`run.sh`:
```
#!/bin/bash
# the make line also repeats each setting of config.mk as NAME=value (left out here)
make -C /OpenROAD-flow-scripts/flow DESIGN_CONFIG=/design/flow/config.mk WORK_HOME=/design/flow/orfs CLKGATE_MAP_FILE= finish
```
`config.mk`:
```
export PLATFORM = sky130hd
export DESIGN_NAME = magnitude_wrapper
export DESIGN_NICKNAME = magnitude_wrapper
export VERILOG_FILES = /design/flow/design.v
export SDC_FILE = /design/flow/constraint.sdc
export NUM_CORES = 4
export LEC_CHECK = 0
export ABC_AREA = 1
export CAP_MARGIN = 20
export CORE_MARGIN = 2
export CORE_UTILIZATION = 72
export CTS_CLUSTER_DIAMETER = 209
export CTS_CLUSTER_SIZE = 34
export SLEW_MARGIN = 20
```
`constraint.sdc`:
```
create_clock -name core_clock -period 5.42 [get_ports {aclk}]
set_input_delay 1.0840 -clock core_clock [delete_from_list [all_inputs] [get_ports {aclk}]]
set_output_delay 1.0840 -clock core_clock [all_outputs]
set_load 0.01 [all_outputs]
```
`design.v`:
```
`timescale 1ns / 1ps
module magnitude_wrapper(
	input aclk,
	input aresetn,
	input s_i_data_valid,
	output reg s_o_data_ready,
	input [31:0] s_i_data,
	output reg m_o_data_valid,
	input m_i_data_ready,
	output reg [31:0] m_o_data
    );
	reg [31:0] o_data_temp;
	reg [15:0] data_real;
	reg [15:0] data_imag;
	reg start_calc;
	reg ack_calc;
	wire [15:0] in_real = s_i_data[15:0];
	wire [15:0] in_imag = s_i_data[31:16];
	always @ (posedge aclk)
		begin
			if (aresetn == 0) begin
				s_o_data_ready <= 1'b0;
				start_calc <= 1'b0;
			end
			if (ack_calc == 1'b1) begin
				start_calc <= 0;
			end
			if ( (s_i_data_valid == 1'b1) && (ack_calc == 0)) begin
				if (in_real[15] == 1'b1)
					data_real <= ~in_real + 16'd1;
				else
					data_real <= in_real;
				if (in_imag[15] == 1'b1)
					data_imag <= ~in_imag + 16'd1;
				else
					data_imag <= in_imag;
				s_o_data_ready <= 1;
				start_calc <= 1'b1;
			end
		end
	always @ (posedge aclk)
		begin
			if (aresetn == 0) begin
				ack_calc <= 0;
			end
			if (start_calc == 1'b1) begin
				ack_calc <= 1;
				o_data_temp <= data_real*data_real + data_imag*data_imag;
			end
			else begin
				ack_calc <= 0;
			end
		end
	always @ (posedge aclk)
		begin
			if (aresetn == 0) begin
				m_o_data_valid <= 1'b0;
			end
			if (m_i_data_ready == 1'b1) begin
				if (ack_calc == 0) begin
					m_o_data_valid <= 1'b0;
				end
				else begin
					m_o_data_valid <= 1'b1;
					m_o_data <= o_data_temp;
				end
			end
		end
endmodule
```
==> impl_metrics.yaml, run 1 <==
# yosys + openroad results
synth:
  syn_area_sq_mm: 0.01956
  yosysMostFrequentCell: "inv_1"
  yosysTopAreaCellShare_pct: 39.31
  syn-num-nets: 2846
  ys_warn_count: 1
  synth-edff-count: 97
  yosysTopAreaCell: "fa_1"
  syn_avg_cell_area_sq_um: 8.766
  ys_cells: 2231
  async_reset_ff_share_pct: 0
  synth_cell_types: 34
  netlist_instances: 2231
  ys_seq_share_pct: 15.20
  ys_seq_elements: 100
  yosys_area_sq_mm: 0.01956
  ff_type: "edfxtp_1"
  simple_gate_share_pct: 13.60
  synth-xor-area-share_pct: 2.329
  synth-compound-area-share_pct: 1.395
  adder_share_pct: 51.79
  common_cells: "750 x inv_1, 473 x nand2_1, 384 x fa_1"
  top_logic_kind: "adder cells"
  ys_sh_mux_pct: 0
  area_leaders: "fa_1 39%, edfxtp_1 15%, inv_1 14%"
place:
  dp_cells: 2836
  pre_cts_ws_ns: -1.177
  port_buffers: 69
  postPlaceCellArea_sq_mm: 0.02272
  gp_congestion: 0.9631
  dp_hpwl_mm: 43.07
floorplanning:
  placementRows: 60
  design.portCount: 70
  dieArea_sq_mm: 0.02850
  die_y_um: 168.8
  die_width_um: 168.8
  fp_util_pct: 72.97
  core_sq_mm: 0.02680
global_routing:
  gr-total-overflow: 70
  gr-usage-all-layers_pct: 71.51
clock_network:
  clock_sinks: 100
  hold_buffers: 0
  cts_buffers: 9
  cts_max_path_buffers: 2
  cts-root-buf: "clkbuf_16"
  htree_levels: 3
status:
  error: "[ERROR GRT-0232] Routing congestion too high. Check the congestion heatmap in the GUI."
  status: "aborted with a tool error"
  stop_stage: "global routing (5_1_grt)"
routing by layer:
| layer | GRT overflow | track usage [%] |
|---|---|---|
| met5 | 0 | 27.30 |
| met3 | 0 | 56.98 |
| met1 | 0 | 69.85 |
| met2 | 47 | 90.47 |
| met4 | 23 | 68.25 |
timing repair:
| action | in CTS |
|---|---|
| buffers inserted | 40 |
| cloned | 1 |
| pin swaps | 127 |
| gates resized | 166 |
| endpoints found under the setup margin | 25 |
==> run 2: changes to the inputs <==
ABC_AREA = 0   (was 1)
CELL_PAD_IN_SITES_GLOBAL_PLACEMENT = 0   (was not set)
CORE_UTILIZATION = 67   (was 72)
CTS_CLUSTER_DIAMETER = not set   (was 209)
CTS_CLUSTER_SIZE = not set   (was 34)
GPL_ROUTABILITY_DRIVEN = 1   (was not set)
MAX_ROUTING_LAYER = met5   (was not set)
clock period = 11.8 ns   (was 5.42 ns; I/O delays follow)
==> run 2 against run 1 <==
  * The run now finishes clean
  * Synthesized cell count is 20% lower
  * Die size is 1.8% higher
  * Synthesized area is 5.2% lower
==> impl_metrics.yaml, run 2 <==
# yosys + openroad results
critical_path:
  r2r-end: "o_data_temp[31]"
  crit_arrival_ns: 8.06
  crit_chain: "and2_1 -> inv_1 -> fa_1 -> fa_1 -> inv_1 -> fa_1 -> inv_1 -> fa_1 -> inv_1 -> fa_1 -> fa_1 -> fa_1 -> fa_1 -> ha_1 -> a21oi_1 -> o21ai_0 -> and3_1 -> o41ai_1 -> a31oi_1 -> o21ai_0 -> a211oi_1"
  crit_path_start_kind: "register"
  critPathBufInv: 4
  reg2reg_setup_slack_ns: 3.84
  path_class: "register to register"
  end_kind: "register"
  r2r-start: "data_real[4]"
  path_delay_family: "adder cells"
  path_depth: 21
  crit_end: "o_data_temp[31]"
  required_ns: 11.90
  cp_slowest_cell: "edfxtp_1"
  r2r_cells: 21
  cp_slowest_stage_delay_ns: 0.79
  worstSetupStartpoint: "data_real[4]"
  cp_common_cell: "fa_1"
  cp_max_fo: 17
worst_hold_path:
  min_from: "start_calc"
  hold_depth: 0
  hold_end: "ack_calc"
  hp-class: "register to register"
place:
  pre_cts_ws_ns: 3.909
  gp_congestion: 0.8805
  dp_cells: 2156
  port_buffers: 69
  dp_hpwl_mm: 31.89
synth:
  top_logic_kind: "adder cells"
  yosysTopAreaCellShare_pct: 41.46
  ys_seq_share_pct: 16.03
  synth_cell_types: 59
  common_cells: "515 x inv_1, 384 x fa_1, 195 x ha_1"
  simple_gate_share_pct: 9.967
  synth-xor-area-share_pct: 3.070
  ys_warn_count: 1
  async_reset_ff_share_pct: 0
  adder_share_pct: 54.62
  ys_seq_elements: 100
  syn_area_sq_mm: 0.01854
  ff_type: "edfxtp_1"
  synth-edff-count: 97
  synth-compound-area-share_pct: 4.595
  syn_avg_cell_area_sq_um: 10.35
  syn-num-nets: 2406
  yosys_area_sq_mm: 0.01854
  yosysTopAreaCell: "fa_1"
  area_leaders: "fa_1 41%, edfxtp_1 16%, ha_1 13%"
  netlist_instances: 1791
  yosysMostFrequentCell: "inv_1"
  ys_cells: 1791
  ys_sh_mux_pct: 0.1755
sta:
  fin_tns_setup_ns: 0
  fin_crit_sh_pct: 67.45
  hold_viol: 0
  maxSlewHeadroom_pct: 27.79
  slew_violations: 0
  finalSetupViolCount: 0
  rsz0062_at_grt: "no"
  max_freq_mhz: 125.6
  fin_ws_ns: 3.841
  fin_hold_ws_ns: 0.3748
  tightest_slew_ns: 1.081
  clock_skew_ns: 0.01718
  min_period_ns: 7.959
floorplanning:
  die_width_um: 170.4
  dieArea_sq_mm: 0.02902
  design.portCount: 70
  fp_util_pct: 68.61
  core_sq_mm: 0.02703
  die_y_um: 170.4
  placementRows: 60
flow_run:
  max-cap-violations: 0
  warning_count: 38
global_routing:
  grt_pass1_wl_mm: 63.10
  antenna_found_initial: 0
  gr-usage-all-layers_pct: 28.52
  gr-total-overflow: 0
  grt_pass1_vias: 13200
  grt_start_max_net_pins: 34
cells_and_area:
  fillers: 2031
  area_growth_syn_to_layout_pct: 6.607
  fin_cells: 2172
  fin_util_pct: 73.14
  nets: 2441
clock_network:
  cts_tree: "done"
  cts_max_path_buffers: 2
  htree_levels: 3
  clk_pin_slew_worst_paths_ns: 0.09
  hold_buffers: 0
  clkLatencyLatePin_ns: 0.37
  cts_buffers: 9
  cts-root-buf: "clkbuf_16"
  clock_sinks: 100
  cts_setup_buffers: 0
  cts-resized-gates: 0
drt:
  drc_errors: 0
  via_per_inst: 5.480
  drt-wirelength-per-cell_um: 17.11
  vias: 11900
  drtAntennaViolNets: 0
  drtIter0Drc: 553
  finalWirelength_mm: 37.16
  first_pass_iters: 6
  diodes: 0
status:
  status: "finished clean"
run 2: layout make-up:
cell class	count	area, sq um	share of cell area, %
multi-input cells	1129	13440	67.98
inverters	515	1933	9.780
flip-flops and latches	100	2973	15.04
well taps	341	426.7	2.158
clock buffers	9	225.2	1.139
clock inverters	7	66.31	0.3355
repair buffers	71	705.7	3.570
run 2: metal layers:
| metal | track usage (%) | part of all wire (%) | vias to the layer above |
|---|---|---|---|
| met2 | 52.55 | 55 | 280 |
| met3 | 2.558 | 3.2 | 118 |
| li1 | - | - | 5437 |
| met4 | 15.09 | 5.9 | 0 |
| met1 | 33.03 | 36 | 6068 |
| met5 | 0 | 0 | - |
run 2: stage by stage:
| step | area (sq um) |
|---|---|
| detailed placement | 19470 |
| finish | 19770 |
| global route | 19770 |
| CTS | 19770 |
| global placement | 19470 |
| floorplan | 18540 |
==> run 3: changes to the inputs <==
ABC_AREA = not set   (was 0)
CAP_MARGIN = 30   (was 20)
CELL_PAD_IN_SITES_GLOBAL_PLACEMENT = not set   (was 0)
CTS_CLUSTER_SIZE = 30   (was not set)
GPL_ROUTABILITY_DRIVEN = not set   (was 1)
MAX_ROUTING_LAYER = not set   (was met5)
SETUP_SLACK_MARGIN = -0.36   (was not set)
clock period = 13.6 ns   (was 11.8 ns; I/O delays follow)
==> run 3 against run 2 <==
  * First-iteration DRC count increased by 19%
  * Sequential share of layout area barely moved
  * Via count shrank 0.40%
  * Critical path depth up 1
  * Wire length is 0.73% higher
  * Flip-flop count did not move
  * Synthesized area did not move
  * Synthesized cell count unchanged
  * Non-clock buffer count rose by 1
  * Utilization grew 0.11 points
==> impl_metrics.yaml, run 3 <==
# yosys + openroad results
status:
  status: "finished clean"
clock_network:
  cts-root-buf: "clkbuf_16"
  cts-resized-gates: 0
  clock_sinks: 100
  cts_setup_buffers: 0
  cts_buffers: 9
  cts_tree: "done"
  clkLatencyLatePin_ns: 0.37
  cts_max_path_buffers: 2
  hold_buffers: 0
  htree_levels: 3
  clk_pin_slew_worst_paths_ns: 0.08
synth:
  async_reset_ff_share_pct: 0
  syn_area_sq_mm: 0.01854
  ys_seq_share_pct: 16.03
  yosys_area_sq_mm: 0.01854
  synth-xor-area-share_pct: 3.070
  yosysTopAreaCellShare_pct: 41.46
  simple_gate_share_pct: 9.967
  ys_cells: 1791
  area_leaders: "fa_1 41%, edfxtp_1 16%, ha_1 13%"
  adder_share_pct: 54.62
  synth-compound-area-share_pct: 4.595
  ys_sh_mux_pct: 0.1755
  ff_type: "edfxtp_1"
  ys_seq_elements: 100
  common_cells: "515 x inv_1, 384 x fa_1, 195 x ha_1"
  yosysTopAreaCell: "fa_1"
  ys_warn_count: 1
  yosysMostFrequentCell: "inv_1"
  top_logic_kind: "adder cells"
  synth_cell_types: 59
  netlist_instances: 1791
  syn_avg_cell_area_sq_um: 10.35
  syn-num-nets: 2406
  synth-edff-count: 97
floorplanning:
  core_sq_mm: 0.02703
  placementRows: 60
  die_y_um: 170.4
  die_width_um: 170.4
  design.portCount: 70
  dieArea_sq_mm: 0.02902
  fp_util_pct: 68.61
critical_path:
  path_delay_family: "adder cells"
  r2r-start: "data_real[9]"
  cp_max_fo: 14
  end_kind: "register"
  r2r-end: "o_data_temp[31]"
  cp_common_cell: "fa_1"
  critPathBufInv: 5
  required_ns: 13.71
  cp_slowest_cell: "edfxtp_1"
  crit_end: "o_data_temp[31]"
  crit_chain: "inv_1 -> nor2_1 -> fa_1 -> inv_1 -> fa_1 -> fa_1 -> fa_1 -> inv_1 -> fa_1 -> fa_1 -> fa_1 -> inv_1 -> fa_1 -> inv_1 -> ha_1 -> a211oi_1 -> o21ai_0 -> a221oi_1 -> a2bb2oi_1 -> a31oi_1 -> o21ai_0 -> a211oi_1"
  worstSetupStartpoint: "data_real[9]"
  crit_path_start_kind: "register"
  path_depth: 22
  path_class: "register to register"
  r2r_cells: 22
  crit_arrival_ns: 8.06
  cp_slowest_stage_delay_ns: 0.75
  reg2reg_setup_slack_ns: 5.64
cells_and_area:
  area_growth_syn_to_layout_pct: 6.768
  nets: 2442
  fin_util_pct: 73.25
  final_area_sq_mm: 0.01980
  fin_cells: 2173
global_routing:
  grt_start_max_net_pins: 33
  antenna_found_initial: 0
  gr-usage-all-layers_pct: 28.33
  gr-total-overflow: 0
  gr-max-usage-layer: "met2"
  grt_pass1_wl_mm: 62.49
  use_met3_pct: 2.837
  use_met1_pct: 32.04
  grt_use_met2_pct: 53.06
  grt_pass1_vias: 13180
drt:
  finalWirelength_mm: 37.43
  drtAntennaViolNets: 0
  drc_errors: 0
  drt-wirelength-per-cell_um: 17.22
  vias: 11860
  via_per_inst: 5.456
  drtIter0Drc: 656
  diodes: 0
  first_pass_iters: 5
worst_hold_path:
  min_from: "start_calc"
  hold_depth: 0
  hp-class: "register to register"
  hold_end: "ack_calc"
place:
  postPlaceCellArea_sq_mm: 0.01950
  port_buffers: 69
  dp_cells: 2157
  pre_cts_ws_ns: 5.721
  gp_congestion: 0.8803
  dp_hpwl_mm: 32.00
sta:
  finalSetupViolCount: 0
  clock_skew_ns: 0.01925
  fin_tns_setup_ns: 0
  fin_crit_sh_pct: 58.50
  hold_viol: 0
  fin_hold_ws_ns: 0.3759
  min_period_ns: 7.956
  tightest_slew_ns: 0.8715
  max_freq_mhz: 125.7
  slew_violations: 0
  fin_ws_ns: 5.644
  rsz0062_at_grt: "no"
  maxSlewHeadroom_pct: 41.14
flow_run:
  max-cap-violations: 0
  warning_count: 38
[run 3: area by class of cell]
type	instances	area (sq um)
timing repair buffer	72	733.2
inverter	515	1933
tap	341	426.7
fill	2003	7229
clock buffer	9	225.2
sequential	100	2973
multi-input combinational	1129	13440
clock inverter	7	68.82
[run 3: layer usage]
| layer | part of all wire (%) | up-vias |
|---|---|---|
| met5 | 0 | - |
| met4 | 5.4 | 0 |
| met3 | 3.7 | 112 |
| met2 | 55 | 265 |
| met1 | 35 | 6035 |
| li1 | - | 5443 |
==> run 4: changes to the inputs <==
CAP_MARGIN = 35   (was 30)
CELL_PAD_IN_SITES_DETAIL_PLACEMENT = 2   (was not set)
CORE_MARGIN = 6   (was 2)
CORE_UTILIZATION = 26   (was 67)
CTS_CLUSTER_SIZE = 66   (was 30)
GPL_ROUTABILITY_DRIVEN = 0   (was not set)
MIN_ROUTING_LAYER = met2   (was not set)
clock period = 11.4 ns   (was 13.6 ns; I/O delays follow)
==> run 4 against run 3 <==
  * Hold slack better by 0.026 ns
  * Register-to-register slack worse by 3.0 ns
  * Global-route usage down 2.6 points
==> impl_metrics.yaml, run 4 <==
# yosys + openroad results
cells_and_area:
  fillers: 7698
  area_growth_syn_to_layout_pct: 11.41
  fin_cells: 2804
  final_area_sq_mm: 0.02066
  nets: 2447
  fin_util_pct: 29.40
drt:
  vias: 17940
  drtAntennaViolNets: 0
  via_per_inst: 6.397
  first_pass_iters: 7
  drc_errors: 0
  drtIter0Drc: 4144
  drt-wirelength-per-cell_um: 23.88
  finalWirelength_mm: 66.95
clock_network:
  cts-root-buf: "clkbuf_16"
  clock_sinks: 100
  htree_levels: 3
  clk_pin_slew_worst_paths_ns: 0.08
  clkLatencyLatePin_ns: 0.42
  cts_buffers: 9
  cts_tree: "done"
  cts_max_path_buffers: 2
  cts_setup_buffers: 0
  cts-resized-gates: 0
  hold_buffers: 0
critical_path:
  cp_slowest_stage_delay_ns: 0.85
  cp_common_cell: "fa_1"
  r2r-end: "o_data_temp[31]"
  r2r_cells: 22
  critPathBufInv: 5
  r2r-start: "data_real[11]"
  cp_max_fo: 15
  path_depth: 22
  crit_end: "o_data_temp[31]"
  worstSetupStartpoint: "data_real[11]"
  crit_arrival_ns: 8.89
  path_class: "register to register"
  crit_path_start_kind: "register"
  required_ns: 11.55
  path_delay_family: "adder cells"
  reg2reg_setup_slack_ns: 2.66
  cp_slowest_cell: "edfxtp_1"
  end_kind: "register"
  crit_chain: "inv_1 -> nor2_1 -> fa_1 -> inv_1 -> fa_1 -> fa_1 -> fa_1 -> inv_1 -> fa_1 -> fa_1 -> fa_1 -> inv_1 -> fa_1 -> inv_1 -> ha_1 -> a211oi_1 -> o21ai_0 -> a221oi_1 -> a2bb2oi_1 -> a31oi_1 -> o21ai_0 -> a211oi_1"
synth:
  ys_warn_count: 1
  synth-xor-area-share_pct: 3.070
  syn_area_sq_mm: 0.01854
  ff_type: "edfxtp_1"
  synth-edff-count: 97
  ys_sh_mux_pct: 0.1755
  yosysMostFrequentCell: "inv_1"
  netlist_instances: 1791
  ys_seq_elements: 100
  synth-compound-area-share_pct: 4.595
  ys_seq_share_pct: 16.03
  yosysTopAreaCell: "fa_1"
  ys_cells: 1791
  yosys_area_sq_mm: 0.01854
  adder_share_pct: 54.62
  common_cells: "515 x inv_1, 384 x fa_1, 195 x ha_1"
  synth_cell_types: 59
  async_reset_ff_share_pct: 0
  simple_gate_share_pct: 9.967
  syn-num-nets: 2406
  syn_avg_cell_area_sq_um: 10.35
  yosysTopAreaCellShare_pct: 41.46
  top_logic_kind: "adder cells"
  area_leaders: "fa_1 41%, edfxtp_1 16%, ha_1 13%"
place:
  pre_cts_ws_ns: 2.942
  dp_cells: 2757
  port_buffers: 69
  dp_hpwl_mm: 54.36
  postPlaceCellArea_sq_mm: 0.02025
floorplanning:
  dieArea_sq_mm: 0.07787
  die_width_um: 279.0
  die_y_um: 279.0
  fp_util_pct: 26.39
  placementRows: 97
  core_sq_mm: 0.07027
  design.portCount: 70
sta:
  tightest_slew_ns: 0.9451
  rsz0062_at_grt: "no"
  maxSlewHeadroom_pct: 36.99
  fin_hold_ws_ns: 0.4018
  min_period_ns: 8.737
  fin_crit_sh_pct: 76.64
  finalSetupViolCount: 0
  hold_viol: 0
  clock_skew_ns: 0.02241
  max_freq_mhz: 114.5
  fin_tns_setup_ns: 0
  fin_ws_ns: 2.663
  slew_violations: 0
status:
  status: "finished clean"
global_routing:
  antenna_found_initial: 7
  grt_start_max_net_pins: 33
  gr-total-overflow: 0
  grt_pass1_wl_mm: 100.7
  gr-usage-all-layers_pct: 25.70
  grt_pass1_vias: 22710
worst_hold_path:
  min_from: "start_calc"
  hp-class: "register to register"
  hold_depth: 0
  hold_end: "ack_calc"
flow_run:
  warning_count: 36
  max-cap-violations: 0
[run 4: layout make-up]
cell class / count / area (sq um) / area share [%]
antenna: 27 / 67.56 / 0.3271
timing repair buffer: 77 / 765.7 / 3.707
sequential: 100 / 2973 / 14.39
inverter: 515 / 1933 / 9.358
tap: 940 / 1176 / 5.694
clock inverter: 7 / 80.08 / 0.3876
clock buffer: 9 / 225.2 / 1.090
multi-input combinational: 1129 / 13440 / 65.05
[run 4: routing by layer]
metal	GRT usage [%]	routed length, um
met2	35.17	37420
met5	2.001	172
met4	7.179	7936
met1	-	0
met3	28.47	21430
==> run 5: changes to the inputs <==
CAP_MARGIN = 20   (was 35)
CORE_MARGIN = 2   (was 6)
CORE_UTILIZATION = 30   (was 26)
CTS_CLUSTER_DIAMETER = 341   (was not set)
CTS_CLUSTER_SIZE = not set   (was 66)
MAX_ROUTING_LAYER = met5   (was not set)
PLACE_DENSITY = 0.47   (was not set)
SETUP_SLACK_MARGIN = not set   (was -0.36)
SLEW_MARGIN = 5   (was 20)
TNS_END_PERCENT = 5   (was not set)
clock period = 9.1 ns   (was 11.4 ns; I/O delays follow)
==> run 5 against run 4 <==
  * Die size down 18%
  * Sequential share of layout area up 0.12 points
  * Via count down 9.0%
  * Hold slack better by 0.017 ns
  * Utilization up 4.0 points
  * First-iteration DRC count down 46%
  * Wire length down 24%
  * Clock skew up 0.0016 ns
  * Still clean on timing, DRC and antenna
  * Critical endpoint unchanged
==> impl_metrics.yaml, run 5 <==
# yosys + openroad results
status:
  status: "finished clean"
global_routing:
  grt_pass1_vias: 21100
  gr-total-overflow: 0
  grt_pass1_wl_mm: 81.03
  grt_start_max_net_pins: 34
  gr-usage-all-layers_pct: 24.86
  antenna_found_initial: 11
place:
  dp_hpwl_mm: 42.27
  port_buffers: 69
synth:
  async_reset_ff_share_pct: 0
  ff_type: "edfxtp_1"
  syn-num-nets: 2406
  simple_gate_share_pct: 9.967
  common_cells: "515 x inv_1, 384 x fa_1, 195 x ha_1"
  adder_share_pct: 54.62
  ys_sh_mux_pct: 0.1755
  syn_avg_cell_area_sq_um: 10.35
  synth-edff-count: 97
  top_logic_kind: "adder cells"
  synth-xor-area-share_pct: 3.070
  syn_area_sq_mm: 0.01854
  yosysTopAreaCellShare_pct: 41.46
  yosysTopAreaCell: "fa_1"
  synth_cell_types: 59
  ys_seq_share_pct: 16.03
  netlist_instances: 1791
  ys_seq_elements: 100
  ys_warn_count: 1
  synth-compound-area-share_pct: 4.595
  yosys_area_sq_mm: 0.01854
  yosysMostFrequentCell: "inv_1"
  area_leaders: "fa_1 41%, edfxtp_1 16%, ha_1 13%"
  ys_cells: 1791
critical_path:
  critPathBufInv: 5
  worstSetupStartpoint: "data_real[11]"
  path_class: "register to register"
  r2r-end: "o_data_temp[31]"
  r2r_cells: 22
  path_depth: 22
  crit_chain: "inv_1 -> nor2_1 -> fa_1 -> inv_1 -> fa_1 -> fa_1 -> fa_1 -> inv_1 -> fa_1 -> fa_1 -> fa_1 -> inv_1 -> fa_1 -> inv_1 -> ha_1 -> a211oi_1 -> o21ai_0 -> a221oi_1 -> a2bb2oi_1 -> a31oi_1 -> o21ai_0 -> a211oi_1"
  end_kind: "register"
  r2r-start: "data_real[11]"
  crit_arrival_ns: 8.54
  path_delay_family: "adder cells"
  cp_slowest_cell: "edfxtp_1"
  reg2reg_setup_slack_ns: 0.68
  crit_end: "o_data_temp[31]"
  crit_path_start_kind: "register"
  cp_max_fo: 15
  required_ns: 9.23
  cp_slowest_stage_delay_ns: 0.79
  cp_common_cell: "fa_1"
clock_network:
  cts-root-buf: "clkbuf_16"
  clock_sinks: 100
  cts_buffers: 9
  clkLatencyLatePin_ns: 0.40
  cts_max_path_buffers: 2
  clk_pin_slew_worst_paths_ns: 0.08
  hold_buffers: 0
  cts-resized-gates: 0
  cts_tree: "done"
  htree_levels: 3
  cts_setup_buffers: 0
floorplanning:
  fp_util_pct: 30.21
  design.portCount: 70
  core_sq_mm: 0.06137
  die_y_um: 252.6
  placementRows: 91
  die_width_um: 252.6
  dieArea_sq_mm: 0.06381
worst_hold_path:
  hp-class: "register to register"
  hold_depth: 0
  min_from: "o_data_temp[11]"
  hold_end: "m_o_data[11]"
sta:
  hold_viol: 0
  maxSlewHeadroom_pct: 31.95
  finalSetupViolCount: 0
  min_period_ns: 8.416
  fin_hold_ws_ns: 0.4192
  fin_tns_setup_ns: 0
  fin_crit_sh_pct: 92.49
  rsz0062_at_grt: "no"
  tightest_slew_ns: 1.021
  clock_skew_ns: 0.02397
  max_freq_mhz: 118.8
  slew_violations: 0
cells_and_area:
  area_growth_syn_to_layout_pct: 10.47
  nets: 2444
flow_run:
  warning_count: 36
  max-cap-violations: 0
drt:
  first_pass_iters: 6
  finalWirelength_mm: 51.04
  drt-wirelength-per-cell_um: 19.12
  via_per_inst: 6.115
  drtIter0Drc: 2252
  drtAntennaViolNets: 0
  drc_errors: 0
  vias: 16320
## run 5: area by class of cell
class / instances / area (sq um)
flip-flops and latches: 100 / 2973
multi-input cells: 1129 / 13440
well taps: 790 / 988.4
clock buffers: 10 / 229.0
diodes: 45 / 112.6
fillers: 6622 / 40890
clock inverters: 6 / 72.57
repair buffers: 74 / 738.2
inverters: 515 / 1933
## run 5: metrics by stage
step,utilization (%),instance area (sq um),std cells,worst slack [ns]
after floorplan,-,18540,1791,2.062
after global placement,32.66,20040,2606,1.066
after detailed placement,32.66,20040,2606,0.9503
after CTS,33.15,20350,2622,0.8974
after global routing,33.38,20480,2669,0.3569
final,33.38,20480,2669,0.6835
## run 5: routing by layer
layer | vias up | track usage, % | part of all wire, %
met3 | 299 | 29.34 | 33
met4 | 8 | 2.908 | 5.6
li1 | 5463 | - | -
met5 | - | 2.008 | 0.30
met1 | 6259 | - | 0
met2 | 4293 | 33.96 | 61
==> run 6: changes to the inputs <==
CELL_PAD_IN_SITES_DETAIL_PLACEMENT = not set   (was 2)
CORE_ASPECT_RATIO = 1.32   (was not set)
CORE_MARGIN = 9   (was 2)
CORE_UTILIZATION = 17   (was 30)
CTS_CLUSTER_DIAMETER = 97   (was 341)
GPL_TIMING_DRIVEN = 1   (was not set)
MAX_ROUTING_LAYER = met4   (was met5)
PLACE_DENSITY = not set   (was 0.47)
SLEW_MARGIN = 20   (was 5)
TNS_END_PERCENT = 90   (was 5)
clock period = 10.0 ns   (was 9.1 ns; I/O delays follow)
==> run 6 against run 5 <==
  * Non-clock buffer count is 2 lower
  * Die size is 90% higher
  * Clock skew is 0.0022 ns lower
  * Critical path type unchanged
  * Critical endpoint unchanged
  * Final cell count is 23% higher
  * First-iteration DRC count is 10% higher
  * Fmax is 3.4% higher
  * Hold slack worse by 0.048 ns
  * Via count is 3.0% lower
  * Global-route usage is 12 points lower
==> impl_metrics.yaml, run 6 <==
# yosys + openroad results
critical_path:
  crit_end: "o_data_temp[31]"
  crit_path_start_kind: "register"
  r2r-start: "data_real[4]"
  path_depth: 21
  path_class: "register to register"
  r2r-end: "o_data_temp[31]"
  cp_max_fo: 22
  cp_common_cell: "fa_1"
  crit_chain: "and2_1 -> inv_1 -> fa_1 -> fa_1 -> inv_1 -> fa_1 -> inv_1 -> fa_1 -> inv_1 -> fa_1 -> fa_1 -> fa_1 -> fa_1 -> ha_1 -> a21oi_1 -> o21ai_0 -> and3_1 -> o41ai_1 -> a31oi_1 -> o21ai_0 -> a211oi_1"
  path_delay_family: "adder cells"
  cp_slowest_cell: "edfxtp_1"
  end_kind: "register"
  reg2reg_setup_slack_ns: 1.86
  crit_arrival_ns: 8.27
  cp_slowest_stage_delay_ns: 0.93
  required_ns: 10.13
  worstSetupStartpoint: "data_real[4]"
  r2r_cells: 21
  critPathBufInv: 4
clock_network:
  htree_levels: 3
  clkLatencyLatePin_ns: 0.40
  clk_pin_slew_worst_paths_ns: 0.08
  cts_tree: "done"
  clock_sinks: 100
  cts_setup_buffers: 0
  cts-root-buf: "clkbuf_16"
  cts_buffers: 9
  cts-resized-gates: 0
  cts_max_path_buffers: 2
  hold_buffers: 0
floorplanning:
  dieArea_sq_mm: 0.1214
  fp_util_pct: 17.21
  die_y_um: 397.4
  placementRows: 138
  design.portCount: 70
  core_sq_mm: 0.1077
  die_width_um: 305.5
place:
  dp_cells: 3216
  dp_hpwl_mm: 38.32
  port_buffers: 69
worst_hold_path:
  hold_depth: 0
  min_from: "start_calc"
  hold_end: "ack_calc"
  hp-class: "register to register"
drt:
  drtIter0Drc: 2479
  drt-wirelength-per-cell_um: 14.30
  vias: 15830
  first_pass_iters: 8
  drtAntennaViolNets: 0
  via_per_inst: 4.825
  drc_errors: 0
  finalWirelength_mm: 46.89
sta:
  hold_viol: 0
  rsz0062_at_grt: "no"
  tightest_slew_ns: 0.9581
  finalSetupViolCount: 0
  fin_tns_setup_ns: 0
  slew_violations: 0
  maxSlewHeadroom_pct: 36.13
  min_period_ns: 8.138
  max_freq_mhz: 122.9
  clock_skew_ns: 0.02173
  fin_hold_ws_ns: 0.3717
  fin_crit_sh_pct: 81.38
global_routing:
  grt_pass1_vias: 19080
  grt_start_max_net_pins: 33
  gr-total-overflow: 0
  gr-usage-all-layers_pct: 12.53
  grt_pass1_wl_mm: 74.42
  antenna_found_initial: 7
status:
  status: "finished clean"
synth:
  syn-num-nets: 2406
  syn_area_sq_mm: 0.01854
  netlist_instances: 1791
  ys_seq_elements: 100
  ys_warn_count: 1
  ys_sh_mux_pct: 0.1755
  ys_cells: 1791
  common_cells: "515 x inv_1, 384 x fa_1, 195 x ha_1"
  yosys_area_sq_mm: 0.01854
  adder_share_pct: 54.62
  synth-edff-count: 97
  async_reset_ff_share_pct: 0
  ys_seq_share_pct: 16.03
  top_logic_kind: "adder cells"
  synth-compound-area-share_pct: 4.595
  ff_type: "edfxtp_1"
  yosysMostFrequentCell: "inv_1"
  yosysTopAreaCellShare_pct: 41.46
  synth-xor-area-share_pct: 3.070
  syn_avg_cell_area_sq_um: 10.35
  synth_cell_types: 59
  area_leaders: "fa_1 41%, edfxtp_1 16%, ha_1 13%"
  simple_gate_share_pct: 9.967
  yosysTopAreaCell: "fa_1"
cells_and_area:
  area_growth_syn_to_layout_pct: 14.39
  fin_util_pct: 19.69
  nets: 2442
  fin_cells: 3280
flow_run:
  max-cap-violations: 0
  warning_count: 36
[run 6: through the flow]
step	worst slack (ns)	instance area (sq um)
global route	1.247	21180
global placement	2.187	20810
finish	1.862	21210
floorplan	2.962	18540
CTS	2.108	21090
detailed placement	2.165	20810
[run 6: cell type report]
| class | instances | area, sq um |
|---|---|---|
| sequential | 100 | 2973 |
| antenna | 48 | 120.1 |
| tap | 1400 | 1752 |
| fill | 11900 | 86530 |
| inverter | 515 | 1933 |
| clock buffer | 10 | 229.0 |
| clock inverter | 6 | 53.80 |
| multi-input combinational | 1129 | 13440 |
| timing repair buffer | 72 | 713.2 |
[run 6: routing by layer]
metal | vias to the layer above | track usage (%) | part of all wire [%]
met4 | 0 | 1.608 | 6.7
met2 | 3782 | 15.49 | 57
met1 | 6255 | - | 0
li1 | 5459 | - | -
met3 | 329 | 15.36 | 36
met5 | - | - | 0
==> run 7: changes to the inputs <==
CAP_MARGIN = 40   (was 20)
CORE_ASPECT_RATIO = 1.27   (was 1.32)
CORE_MARGIN = 2   (was 9)
CORE_UTILIZATION = 23   (was 17)
CTS_CLUSTER_DIAMETER = not set   (was 97)
GPL_ROUTABILITY_DRIVEN = not set   (was 0)
GPL_TIMING_DRIVEN = not set   (was 1)
MAX_ROUTING_LAYER = met5   (was met4)
MIN_ROUTING_LAYER = not set   (was met2)
PLACE_DENSITY = 0.59   (was not set)
SETUP_SLACK_MARGIN = 0.73   (was not set)
TNS_END_PERCENT = 75   (was 90)
clock period = 10.1 ns   (was 10.0 ns; I/O delays follow)
==> run 7 against run 6 <==
  * Global-route usage shrank 2.1 points
  * Largest cell class unchanged
  * Non-clock buffer count grew 3
  * Synthesized cell count is the same
  * Still clean
  * Critical path type unchanged
==> impl_metrics.yaml, run 7 <==
# yosys + openroad results
critical_path:
  crit_end: "o_data_temp[31]"
  r2r_cells: 22
  worstSetupStartpoint: "data_real[11]"
  r2r-end: "o_data_temp[31]"
  cp_max_fo: 15
  path_class: "register to register"
  cp_slowest_stage_delay_ns: 0.74
  reg2reg_setup_slack_ns: 2.22
  cp_slowest_cell: "edfxtp_1"
  crit_path_start_kind: "register"
  crit_chain: "inv_1 -> nor2_1 -> fa_1 -> inv_1 -> fa_1 -> fa_1 -> fa_1 -> inv_1 -> fa_1 -> fa_1 -> fa_1 -> inv_1 -> fa_1 -> inv_1 -> ha_1 -> a211oi_1 -> o21ai_0 -> a221oi_1 -> a2bb2oi_1 -> a31oi_1 -> o21ai_0 -> a211oi_1"
  cp_common_cell: "fa_1"
  critPathBufInv: 5
  path_depth: 22
  end_kind: "register"
  required_ns: 10.24
  r2r-start: "data_real[11]"
  crit_arrival_ns: 8.02
  path_delay_family: "adder cells"
clock_network:
  cts_setup_buffers: 0
  cts_buffers: 9
  cts-root-buf: "clkbuf_16"
  clock_sinks: 100
  clkLatencyLatePin_ns: 0.40
  cts_max_path_buffers: 2
  hold_buffers: 0
  cts-resized-gates: 0
  clk_pin_slew_worst_paths_ns: 0.08
  cts_tree: "done"
  htree_levels: 3
sta:
  rsz0062_at_grt: "no"
  fin_crit_sh_pct: 78.00
  clock_skew_ns: 0.02073
  maxSlewHeadroom_pct: 49.93
  tightest_slew_ns: 0.7511
  finalSetupViolCount: 0
  slew_violations: 0
  min_period_ns: 7.878
  hold_viol: 0
  fin_tns_setup_ns: 0
  fin_hold_ws_ns: 0.3791
  max_freq_mhz: 126.9
drt:
  via_per_inst: 4.029
  first_pass_iters: 5
  drtAntennaViolNets: 0
  drt-wirelength-per-cell_um: 14.19
  drc_errors: 0
  drtIter0Drc: 433
  vias: 11710
  finalWirelength_mm: 41.23
  diodes: 0
floorplanning:
  placementRows: 117
  die_width_um: 255.9
  dieArea_sq_mm: 0.08292
  core_sq_mm: 0.08008
  die_y_um: 324.0
  fp_util_pct: 23.16
  design.portCount: 70
synth:
  syn_area_sq_mm: 0.01854
  synth_cell_types: 59
  syn_avg_cell_area_sq_um: 10.35
  yosysTopAreaCell: "fa_1"
  top_logic_kind: "adder cells"
  ys_sh_mux_pct: 0.1755
  ys_seq_share_pct: 16.03
  yosysMostFrequentCell: "inv_1"
  synth-compound-area-share_pct: 4.595
  syn-num-nets: 2406
  synth-xor-area-share_pct: 3.070
  common_cells: "515 x inv_1, 384 x fa_1, 195 x ha_1"
  ff_type: "edfxtp_1"
  netlist_instances: 1791
  simple_gate_share_pct: 9.967
  ys_cells: 1791
  yosys_area_sq_mm: 0.01854
  synth-edff-count: 97
  adder_share_pct: 54.62
  ys_seq_elements: 100
  area_leaders: "fa_1 41%, edfxtp_1 16%, ha_1 13%"
  async_reset_ff_share_pct: 0
  ys_warn_count: 1
  yosysTopAreaCellShare_pct: 41.46
cells_and_area:
  area_growth_syn_to_layout_pct: 12.02
  nets: 2445
  fillers: 8526
  fin_cells: 2906
  fin_util_pct: 25.94
  final_area_sq_mm: 0.02077
global_routing:
  grt_pass1_vias: 13040
  grt_pass1_wl_mm: 67.25
  gr-usage-all-layers_pct: 10.42
  gr-total-overflow: 0
  grt_start_max_net_pins: 33
  antenna_found_initial: 0
place:
  gp_congestion: 0.8575
  dp_cells: 2889
  port_buffers: 69
  postPlaceCellArea_sq_mm: 0.02044
  dp_hpwl_mm: 35.60
worst_hold_path:
  hold_end: "ack_calc"
  min_from: "start_calc"
  hp-class: "register to register"
  hold_depth: 0
flow_run:
  warning_count: 36
  max-cap-violations: 0
status:
  status: "finished clean"
-- run 7: metrics by stage --
| step | worst slack [ns] |
|---|---|
| 2_1_floorplan | 3.062 |
| 3_3_place_gp | 2.274 |
| 3_5_place_dp | 2.268 |
| 4_1_cts | 2.232 |
| 5_1_grt | 1.860 |
| 6_report | 2.222 |
-- run 7: per-layer routing --
layer  vias to the layer above  share of wire [%]  track usage (%)  wire length, um
met5                         -                  0                0                0
met4                         0                2.6            3.340             1054
met3                        43                1.3           0.9923              552
met2                       102                 60            21.75            24900
met1                      6108                 36            10.68            14720
li1                       5454                  -                -                -
-- run 7: final cells by class --
| cell class | count | area (sq um) | area share [%] |
|---|---|---|---|
| clock inverters | 7 | 91.34 | 0.4398 |
| clock buffers | 9 | 225.2 | 1.084 |
| inverters | 515 | 1933 | 9.307 |
| repair buffers | 75 | 770.7 | 3.711 |
| multi-input cells | 1129 | 13440 | 64.69 |
| well taps | 1071 | 1340 | 6.452 |
| flip-flops and latches | 100 | 2973 | 14.31 |
==> run 8: changes to the inputs <==
ABC_AREA = 1   (was not set)
CAP_MARGIN = 20   (was 40)
CORE_ASPECT_RATIO = not set   (was 1.27)
CORE_UTILIZATION = 64   (was 23)
MAX_ROUTING_LAYER = not set   (was met5)
PLACE_DENSITY = not set   (was 0.59)
SETUP_SLACK_MARGIN = not set   (was 0.73)
TNS_END_PERCENT = 15   (was 75)
clock period = 4.23 ns   (was 10.1 ns; I/O delays follow)
==> run 8 against run 7 <==
  * Now fails the layout checks on setup timing
  * Synthesized cell count increased by 25%
  * Critical path depth increased by 2
  * Wire length increased by 8.9%
  * Critical path type unchanged
  * Register-to-register slack got worse by 4.3 ns
  * Global-route usage increased by 20 points
  * Synthesized area increased by 5.5%
  * Fmax increased by 24%
  * Final cell count increased by 1.0%
  * Die size decreased by 61%
==> impl_metrics.yaml, run 8 <==
# yosys + openroad results
critical_path:
  r2r-start: "data_imag[14]"
  cp_slowest_stage_delay_ns: 0.53
  r2r_cells: 24
  path_depth: 24
  reg2reg_setup_slack_ns: -2.13
  end_kind: "register"
  cp_common_cell: "fa_1"
  crit_end: "o_data_temp[30]"
  cp_slowest_cell: "edfxtp_1"
  required_ns: 4.36
  crit_arrival_ns: 6.49
  cp_max_fo: 10
  path_delay_family: "adder cells"
  r2r-end: "o_data_temp[30]"
  crit_chain: "buf_4 -> nand2_1 -> inv_1 -> fa_1 -> inv_1 -> fa_1 -> fa_1 -> inv_1 -> fa_1 -> inv_1 -> fa_1 -> fa_1 -> inv_1 -> fa_1 -> ha_1 -> ha_2 -> nand2_2 -> inv_2 -> nand2_2 -> nor3_4 -> and2_1 -> nand2_2 -> nand3_1 -> nand2_1"
  path_class: "register to register"
  worstSetupStartpoint: "data_imag[14]"
  critPathBufInv: 7
  crit_path_start_kind: "register"
floorplanning:
  core_sq_mm: 0.03035
  die_width_um: 178.8
  dieArea_sq_mm: 0.03197
  fp_util_pct: 64.44
  design.portCount: 70
  die_y_um: 178.8
  placementRows: 64
drt:
  drtIter0Drc: 879
  diodes: 0
  first_pass_iters: 5
  vias: 14520
  drt-wirelength-per-cell_um: 15.29
  drc_errors: 0
  drtAntennaViolNets: 0
  finalWirelength_mm: 44.89
  via_per_inst: 4.947
synth:
  syn_area_sq_mm: 0.01956
  yosys_area_sq_mm: 0.01956
  yosysMostFrequentCell: "inv_1"
  netlist_instances: 2231
  synth-compound-area-share_pct: 1.395
  ys_warn_count: 1
  synth-edff-count: 97
  common_cells: "750 x inv_1, 473 x nand2_1, 384 x fa_1"
  yosysTopAreaCell: "fa_1"
  ys_seq_elements: 100
  synth_cell_types: 34
  area_leaders: "fa_1 39%, edfxtp_1 15%, inv_1 14%"
  ys_sh_mux_pct: 0
  ys_seq_share_pct: 15.20
  ff_type: "edfxtp_1"
  syn_avg_cell_area_sq_um: 8.766
  simple_gate_share_pct: 13.60
  ys_cells: 2231
  yosysTopAreaCellShare_pct: 39.31
  synth-xor-area-share_pct: 2.329
  async_reset_ff_share_pct: 0
  syn-num-nets: 2846
  top_logic_kind: "adder cells"
  adder_share_pct: 51.79
worst_hold_path:
  min_from: "start_calc"
  hold_end: "ack_calc"
  hold_depth: 0
  hp-class: "register to register"
clock_network:
  clock_sinks: 100
  cts_buffers: 9
  cts_tree: "done"
  cts-root-buf: "clkbuf_16"
  htree_levels: 3
  clkLatencyLatePin_ns: 0.38
  clk_pin_slew_worst_paths_ns: 0.09
  cts_max_path_buffers: 2
flow_run:
  warning_count: 41
  max-cap-violations: 0
sta:
  clock_skew_ns: 0.01645
  tightest_slew_ns: 0.4813
  fin_crit_sh_pct: 150.2
  fin_hold_ws_ns: 0.3785
  max_freq_mhz: 157.3
  slew_violations: 0
  min_period_ns: 6.355
  rsz0062_at_grt: "yes"
  maxSlewHeadroom_pct: 67.91
  fin_tns_setup_ns: -50.23
  fin_ws_ns: -2.125
  finalSetupViolCount: 27
  hold_viol: 0
place:
  dp_hpwl_mm: 39.30
  port_buffers: 69
  gp_congestion: 0.9087
global_routing:
  antenna_found_initial: 0
  gr-usage-all-layers_pct: 30.71
  grt_pass1_wl_mm: 75.23
  gr-total-overflow: 0
  grt_pass1_vias: 16000
  grt_start_max_net_pins: 33
status:
  status: "complete, but fails checks"
  failed_checks: "setup timing"
cells_and_area:
  nets: 3150
  area_growth_syn_to_layout_pct: 21.57
run 8: cell type report:
cell class	count	area (sq um)
well taps	396	495.5
inverters	756	2840
clock inverters	7	91.34
flip-flops and latches	100	2973
repair buffers	354	3025
clock buffers	9	225.2
fillers	2105	6574
multi-input cells	1314	14120
run 8: repair_timing:
action,in CTS,in global routing
setup buffers,25,2
hold buffers,0,0
pin swaps,64,15
endpoints found under the setup margin,27,27
gates resized,92,27
run 8: per-stage QoR:
step | utilization, % | instance area [sq um] | setup WS, ns | instances
floorplan | - | 20150 | -1.765 | 2231
global placement | 75.18 | 22820 | -2.168 | 2892
detailed placement | 75.23 | 22830 | -2.218 | 2893
CTS | 77.99 | 23670 | -2.108 | 2934
global route | 78.34 | 23780 | -2.357 | 2936
finish | 78.34 | 23780 | -2.125 | 2936
run 8: per-layer routing:
metal	GRT usage [%]	vias up	part of all wire, %	wire length [um]
met1	35.71	7135	38	17020
met5	0	-	0	0
met4	13.82	0	4.6	2080
met3	4.114	111	3.9	1757
met2	56.28	317	54	24030
li1	-	6961	-	-
==> run 9: changes to the inputs <==
CAP_MARGIN = 40   (was 20)
CORE_UTILIZATION = 72   (was 64)
CTS_CLUSTER_DIAMETER = 78   (was not set)
CTS_CLUSTER_SIZE = 73   (was not set)
HOLD_SLACK_MARGIN = -0.09   (was not set)
PLACE_DENSITY = 0.43   (was not set)
SETUP_SLACK_MARGIN = -0.36   (was not set)
SLEW_MARGIN = 40   (was 20)
TNS_END_PERCENT = not set   (was 15)
clock period = 5.88 ns   (was 4.23 ns; I/O delays follow)
==> run 9 against run 8 <==
  * Still fails the layout checks on setup timing
  * Die size decreased by 11%
  * Sequential share of layout area increased by 0.15 points
  * Wire length increased by 9.8%
  * Global-route usage increased by 5.3 points
  * Final cell count decreased by 3.3%
  * Clock skew decreased by 0.0059 ns
  * Count of clock-buffer cells in the layout unchanged
  * Synthesized cell count unchanged
  * Synthesized area unchanged
  * Critical path depth unchanged
  * First-iteration DRC count increased by 32%
  * Flip-flop count unchanged
==> impl_metrics.yaml, run 9 <==
# yosys + openroad results
clock_network:
  cts_tree: "done"
  clock_sinks: 100
  cts_buffers: 9
  clk_pin_slew_worst_paths_ns: 0.08
  cts_max_path_buffers: 2
  clkLatencyLatePin_ns: 0.37
  cts-root-buf: "clkbuf_16"
  htree_levels: 3
worst_hold_path:
  hold_depth: 0
  hp-class: "register to register"
  min_from: "start_calc"
  hold_end: "ack_calc"
sta:
  fin_ws_ns: -0.5350
  finalSetupViolCount: 24
  rsz0062_at_grt: "yes"
  hold_viol: 0
  tightest_slew_ns: 0.6684
  fin_tns_setup_ns: -10.23
  clock_skew_ns: 0.01054
  maxSlewHeadroom_pct: 55.38
  fin_hold_ws_ns: 0.3760
  max_freq_mhz: 155.9
  slew_violations: 0
  min_period_ns: 6.415
  fin_crit_sh_pct: 109.1
floorplanning:
  dieArea_sq_mm: 0.02850
  fp_util_pct: 72.97
  core_sq_mm: 0.02680
  die_width_um: 168.8
  placementRows: 60
  design.portCount: 70
  die_y_um: 168.8
place:
  port_buffers: 69
  postPlaceCellArea_sq_mm: 0.02223
  gp_congestion: 0.9182
  dp_hpwl_mm: 39.81
critical_path:
  worstSetupStartpoint: "data_real[9]"
  r2r_cells: 24
  crit_chain: "buf_4 -> buf_4 -> nand2_1 -> inv_1 -> fa_1 -> fa_1 -> inv_1 -> fa_1 -> inv_1 -> fa_1 -> inv_1 -> fa_1 -> inv_1 -> fa_1 -> fa_2 -> ha_4 -> ha_4 -> nand2_2 -> nor2_2 -> and2_1 -> and2_1 -> nand2_4 -> nand3_1 -> nand2_1"
  path_class: "register to register"
  r2r-start: "data_real[9]"
  crit_end: "o_data_temp[31]"
  r2r-end: "o_data_temp[31]"
  cp_slowest_cell: "fa_2"
  cp_common_cell: "fa_1"
  required_ns: 6.00
  cp_max_fo: 4
  end_kind: "register"
  crit_path_start_kind: "register"
  critPathBufInv: 7
  cp_slowest_stage_delay_ns: 0.65
  reg2reg_setup_slack_ns: -0.53
  path_depth: 24
  path_delay_family: "adder cells"
  crit_arrival_ns: 6.54
flow_run:
  max-cap-violations: 0
  warning_count: 41
drt:
  drtIter0Drc: 1158
  diodes: 0
  drt-wirelength-per-cell_um: 17.35
  drtAntennaViolNets: 0
  first_pass_iters: 5
  drc_errors: 0
  finalWirelength_mm: 49.29
  via_per_inst: 5.377
  vias: 15270
synth:
  ys_sh_mux_pct: 0
  synth-xor-area-share_pct: 2.329
  synth-compound-area-share_pct: 1.395
  ys_seq_share_pct: 15.20
  synth-edff-count: 97
  simple_gate_share_pct: 13.60
  syn_avg_cell_area_sq_um: 8.766
  ys_warn_count: 1
  ff_type: "edfxtp_1"
  top_logic_kind: "adder cells"
  netlist_instances: 2231
  yosys_area_sq_mm: 0.01956
  common_cells: "750 x inv_1, 473 x nand2_1, 384 x fa_1"
  yosysTopAreaCellShare_pct: 39.31
  yosysTopAreaCell: "fa_1"
  area_leaders: "fa_1 39%, edfxtp_1 15%, inv_1 14%"
  adder_share_pct: 51.79
  async_reset_ff_share_pct: 0
  ys_cells: 2231
  yosysMostFrequentCell: "inv_1"
  syn-num-nets: 2846
  ys_seq_elements: 100
  syn_area_sq_mm: 0.01956
  synth_cell_types: 34
global_routing:
  antenna_found_initial: 0
  grt_pass1_wl_mm: 79.57
  grt_start_max_net_pins: 33
  gr-usage-all-layers_pct: 36.03
  gr-total-overflow: 0
  grt_pass1_vias: 16970
status:
  failed_checks: "setup timing"
  status: "complete, but fails checks"
cells_and_area:
  nets: 3109
  final_area_sq_mm: 0.02350
  area_growth_syn_to_layout_pct: 20.18
==> run 9: timing repair <==
item,in CTS,in global routing
pin swaps,49,73
hold buffers,0,0
setup buffers,18,18
resized,104,90
endpoints found under the setup margin,22,23
cloned,0,0
==> run 9: metrics by stage <==
step	setup WS [ns]	utilization (%)	std cells
after CTS	-0.4789	86.27	2828
after detailed placement	-0.7138	82.93	2801
after global placement	-0.5614	82.93	2801
after global routing	-0.7618	87.69	2840
after floorplan	-0.3604	-	2231
final	-0.5350	87.69	2840
==> run 9: cell type report <==
class,instances,area [sq um]
Clock buffer,9,225.2
Timing Repair Buffer,313,2713
Tap cell,341,426.7
Clock inverter,7,68.82
Inverter,756,2840
Sequential cell,100,2973
Fill cell,1300,3298
Multi-Input combinational cell,1314,14260
==> run 9: layer usage <==
metal / vias up / share of wire, % / track usage (%)
met5: - / 0 / 0
met4: 0 / 5.7 / 17.92
met3: 236 / 5.5 / 5.378
met2: 593 / 54 / 66.57
met1: 7556 / 35 / 40.72
li1: 6886 / - / -
==> run 10: changes to the inputs <==
ABC_AREA = not set   (was 1)
CAP_MARGIN = 35   (was 40)
CELL_PAD_IN_SITES_DETAIL_PLACEMENT = 1   (was not set)
CORE_MARGIN = 5   (was 2)
CORE_UTILIZATION = 42   (was 72)
CTS_CLUSTER_DIAMETER = not set   (was 78)
CTS_CLUSTER_SIZE = 30   (was 73)
GPL_ROUTABILITY_DRIVEN = 0   (was not set)
GPL_TIMING_DRIVEN = 0   (was not set)
HOLD_SLACK_MARGIN = -0.03   (was -0.09)
MIN_ROUTING_LAYER = met2   (was not set)
PLACE_DENSITY = not set   (was 0.43)
SLEW_MARGIN = 20   (was 40)
TNS_END_PERCENT = 40   (was not set)
clock period = 6.66 ns   (was 5.88 ns; I/O delays follow)
==> run 10 against run 9 <==
  * The layout still fails its checks (setup timing)
  * Count of clock-buffer cells in the layout is 1 higher
  * Critical path type unchanged
  * Register-to-register slack worse by 0.33 ns
  * Critical path depth unchanged
==> impl_metrics.yaml, run 10 <==
# yosys + openroad results
drt:
  via_per_inst: 6.948
  drtIter0Drc: 3665
  finalWirelength_mm: 57.39
  drt-wirelength-per-cell_um: 22.02
  first_pass_iters: 12
  drtAntennaViolNets: 0
  drc_errors: 0
  vias: 18110
place:
  dp_cells: 2453
  port_buffers: 69
  postPlaceCellArea_sq_mm: 0.02000
  pre_cts_ws_ns: -1.695
  dp_hpwl_mm: 40.87
critical_path:
  cp_max_fo: 7
  r2r_cells: 24
  path_class: "register to register"
  critPathBufInv: 7
  cp_slowest_cell: "edfxtp_1"
  reg2reg_setup_slack_ns: -0.87
  crit_path_start_kind: "register"
  worstSetupStartpoint: "data_real[9]"
  crit_chain: "buf_8 -> buf_4 -> nand2_1 -> inv_1 -> fa_1 -> ha_1 -> a21o_1 -> fa_1 -> inv_1 -> fa_1 -> inv_1 -> fa_1 -> fa_1 -> fa_1 -> inv_1 -> fa_1 -> inv_1 -> ha_4 -> and3_4 -> nand3_4 -> a2111o_1 -> a21o_1 -> and4_4 -> a311o_1"
  cp_common_cell: "fa_1"
  path_depth: 24
  path_delay_family: "adder cells"
  crit_end: "o_data_temp[30]"
  r2r-start: "data_real[9]"
  crit_arrival_ns: 7.67
  end_kind: "register"
  required_ns: 6.80
  cp_slowest_stage_delay_ns: 0.55
  r2r-end: "o_data_temp[30]"
synth:
  adder_share_pct: 54.62
  yosysTopAreaCellShare_pct: 41.46
  yosys_area_sq_mm: 0.01854
  ys_seq_elements: 100
  ys_warn_count: 1
  synth-compound-area-share_pct: 4.595
  yosysTopAreaCell: "fa_1"
  ys_cells: 1791
  syn-num-nets: 2406
  netlist_instances: 1791
  simple_gate_share_pct: 9.967
  syn_avg_cell_area_sq_um: 10.35
  ff_type: "edfxtp_1"
  yosysMostFrequentCell: "inv_1"
  ys_seq_share_pct: 16.03
  syn_area_sq_mm: 0.01854
  ys_sh_mux_pct: 0.1755
  common_cells: "515 x inv_1, 384 x fa_1, 195 x ha_1"
  synth_cell_types: 59
  synth-edff-count: 97
  top_logic_kind: "adder cells"
  area_leaders: "fa_1 41%, edfxtp_1 16%, ha_1 13%"
  async_reset_ff_share_pct: 0
  synth-xor-area-share_pct: 3.070
clock_network:
  cts_max_path_buffers: 2
  cts_tree: "done"
  hold_buffers: 0
  htree_levels: 3
  clock_sinks: 100
  clkLatencyLatePin_ns: 0.39
  cts-root-buf: "clkbuf_16"
  cts_buffers: 9
  clk_pin_slew_worst_paths_ns: 0.09
status:
  status: "complete, but fails checks"
  failed_checks: "setup timing"
worst_hold_path:
  min_from: "o_data_temp[10]"
  hp-class: "register to register"
  hold_end: "m_o_data[10]"
  hold_depth: 0
flow_run:
  max-cap-violations: 0
  warning_count: 38
cells_and_area:
  fillers: 4807
  flop_area_sq_mm: 0.002974
  nets: 2620
  area_growth_syn_to_layout_pct: 20.88
  final_area_sq_mm: 0.02241
  fin_cells: 2606
  logic_area_sq_mm: 0.01418
sta:
  tightest_slew_ns: 0.8634
  fin_crit_sh_pct: 113.0
  maxSlewHeadroom_pct: 42.44
  hold_viol: 0
  fin_tns_setup_ns: -9.583
  finalSetupViolCount: 18
  rsz0062_at_grt: "yes"
  fin_ws_ns: -0.8656
  clock_skew_ns: 0.02076
  slew_violations: 0
  max_freq_mhz: 132.9
  min_period_ns: 7.526
global_routing:
  gr-usage-all-layers_pct: 33.81
  gr-total-overflow: 0
  grt_pass1_vias: 21730
  grt_pass1_wl_mm: 83.94
  grt_start_max_net_pins: 35
  antenna_found_initial: 0
floorplanning:
  fp_util_pct: 42.20
  design.portCount: 70
  die_width_um: 220.1
  placementRows: 77
  dieArea_sq_mm: 0.04845
  core_sq_mm: 0.04393
  die_y_um: 220.1
-- run 10: layout make-up --
type | count | area share, %
Inverter | 515 | 8.714
Sequential cell | 100 | 13.27
Buffer | 41 | 1.892
Antenna cell | 4 | 0.04466
Timing Repair Buffer | 209 | 8.262
Clock buffer | 10 | 1.022
Multi-Input combinational cell | 1129 | 63.25
Tap cell | 592 | 3.305
Clock inverter | 6 | 0.2400
-- run 10: metrics by stage --
stage / hold WS, ns / util [%]
final: 0.4152 / 51.02
after global routing: 0.4215 / 50.99
after CTS: 0.4168 / 49.53
after detailed placement: 0.4052 / 45.53
after global placement: 0.4019 / 45.47
after floorplan: 0.4003 / -
-- run 10: what timing repair did --
item	CTS	global route
endpoints found under the setup margin	19	16
resized	189	111
pin swaps	83	91
setup buffers	106	41
-- run 10: metal layers --
layer | track usage, % | routed length (um)
met1 | - | 0
met3 | 41.97 | 19530
met5 | 12.42 | 644
met2 | 43.50 | 30710
met4 | 6.262 | 6511
==> run 11: changes to the inputs <==
ABC_AREA = 1   (was not set)
CAP_MARGIN = 20   (was 35)
CELL_PAD_IN_SITES_DETAIL_PLACEMENT = not set   (was 1)
CORE_MARGIN = 2   (was 5)
CORE_UTILIZATION = 72   (was 42)
CTS_CLUSTER_DIAMETER = 364   (was not set)
CTS_CLUSTER_SIZE = 93   (was 30)
GPL_ROUTABILITY_DRIVEN = not set   (was 0)
GPL_TIMING_DRIVEN = not set   (was 0)
HOLD_SLACK_MARGIN = not set   (was -0.03)
MIN_ROUTING_LAYER = not set   (was met2)
SETUP_SLACK_MARGIN = 0.95   (was -0.36)
TNS_END_PERCENT = 15   (was 40)
clock period = 4.27 ns   (was 6.66 ns; I/O delays follow)
==> run 11 against run 10 <==
  * Hold slack got worse by 0.0016 ns
  * Global-route usage grew 10 points
  * Wire length is 14% higher
  * Fmax is 12% higher
  * Die size down 41%
  * The layout still fails its checks (setup timing)
  * Design area grew 8.4%
  * Utilization up 40 points
  * First-iteration DRC count shrank 45%
  * Count of clock-buffer cells in the layout fell by 1
  * Critical path depth is 1 higher
  * Clock skew rose by 0.0011 ns
==> impl_metrics.yaml, run 11 <==
# yosys + openroad results
synth:
  ys_sh_mux_pct: 0
  adder_share_pct: 51.79
  yosysTopAreaCellShare_pct: 39.31
  synth-edff-count: 97
  netlist_instances: 2231
  top_logic_kind: "adder cells"
  yosysMostFrequentCell: "inv_1"
  yosys_area_sq_mm: 0.01956
  synth_cell_types: 34
  simple_gate_share_pct: 13.60
  synth-xor-area-share_pct: 2.329
  syn_avg_cell_area_sq_um: 8.766
  syn_area_sq_mm: 0.01956
  ys_seq_elements: 100
  ys_cells: 2231
  ys_seq_share_pct: 15.20
  ff_type: "edfxtp_1"
  yosysTopAreaCell: "fa_1"
  area_leaders: "fa_1 39%, edfxtp_1 15%, inv_1 14%"
  synth-compound-area-share_pct: 1.395
  ys_warn_count: 1
  syn-num-nets: 2846
  async_reset_ff_share_pct: 0
  common_cells: "750 x inv_1, 473 x nand2_1, 384 x fa_1"
place:
  gp_congestion: 0.9371
  postPlaceCellArea_sq_mm: 0.02274
  dp_hpwl_mm: 42.47
  port_buffers: 69
critical_path:
  cp_common_cell: "nand2_1"
  cp_slowest_stage_delay_ns: 0.70
  r2r_cells: 25
  r2r-end: "o_data_temp[31]"
  cp_slowest_cell: "fa_2"
  end_kind: "register"
  crit_end: "o_data_temp[31]"
  reg2reg_setup_slack_ns: -2.47
  worstSetupStartpoint: "data_imag[6]"
  path_depth: 25
  required_ns: 4.41
  critPathBufInv: 5
  path_delay_family: "adder cells"
  r2r-start: "data_imag[6]"
  crit_arrival_ns: 6.87
  crit_path_start_kind: "register"
  path_class: "register to register"
  cp_max_fo: 8
cells_and_area:
  final_area_sq_mm: 0.02429
  logic_area_sq_mm: 0.01447
  fin_util_pct: 90.63
  area_growth_syn_to_layout_pct: 24.20
  nets: 3177
  fillers: 1079
  flop_area_sq_mm: 0.002973
clock_network:
  hold_buffers: 0
  cts_tree: "done"
  cts-root-buf: "clkbuf_16"
  clock_sinks: 100
  cts_max_path_buffers: 2
  cts_buffers: 9
  clk_pin_slew_worst_paths_ns: 0.10
  clkLatencyLatePin_ns: 0.40
  htree_levels: 3
drt:
  route.met3.wl_mm: 7.758
  drc_errors: 0
  drt-wirelength-per-cell_um: 22.48
  drtAntennaViolNets: 0
  wl_met1_mm: 19.66
  via_per_inst: 5.860
  wl_met2_mm: 30.72
  top_layer: "met5"
  first_pass_iters: 10
  vias: 17050
  finalWirelength_mm: 65.41
  drtIter0Drc: 2012
sta:
  maxSlewHeadroom_pct: 55.64
  fin_ws_ns: -2.466
  fin_crit_sh_pct: 157.7
  min_period_ns: 6.736
  clock_skew_ns: 0.02184
  tightest_slew_ns: 0.6645
  rsz0062_at_grt: "yes"
  hold_viol: 0
  fin_tns_setup_ns: -59.58
  max_freq_mhz: 148.5
  finalSetupViolCount: 27
  slew_violations: 0
global_routing:
  grt_pass1_vias: 18560
  antenna_found_initial: 3
  grt_pass1_wl_mm: 94.04
  gr-usage-all-layers_pct: 43.93
  grt_start_max_net_pins: 33
  gr-total-overflow: 0
worst_hold_path:
  min_from: "start_calc"
  hp-class: "register to register"
  hold_depth: 0
  hold_end: "ack_calc"
status:
  status: "complete, but fails checks"
  failed_checks: "setup timing"
floorplanning:
  core_sq_mm: 0.02680
  fp_util_pct: 72.97
  die_width_um: 168.8
  dieArea_sq_mm: 0.02850
  die_y_um: 168.8
  design.portCount: 70
  placementRows: 60
flow_run:
  warning_count: 41
  max-cap-violations: 0
[run 11: metrics by stage]
step	cells	worst slack, ns	hold slack, ns
finish	2910	-2.466	0.4136
global route	2908	-2.667	0.4216
CTS	2889	-2.232	0.3752
detailed placement	2842	-2.358	0.3649
global placement	2842	-2.158	0.3555
floorplan	2231	-1.725	0.4003
[run 11: area by class of cell]
| class | count | share of cell area (%) |
|---|---|---|
| Timing Repair Buffer | 381 | 13.40 |
| Clock buffer | 9 | 0.9273 |
| Sequential cell | 100 | 12.24 |
| Tap cell | 341 | 1.757 |
| Multi-Input combinational cell | 1314 | 59.58 |
| Inverter | 756 | 11.70 |
| Antenna cell | 2 | 0.02061 |
| Clock inverter | 7 | 0.3761 |
[run 11: timing repair]
item                       in CTS  in global routing
setup buffers                  31                 19
resized                        87                143
setup endpoints to repair      28                 28
hold endpoints to repair        0                  0
pin swaps                      52                104
[run 11: metal layers]
layer,up-vias,GRT usage [%]
li1,7019,-
met1,8127,47.45
met2,1302,74.14
met3,600,12.32
met4,6,32.08
met5,-,1.391
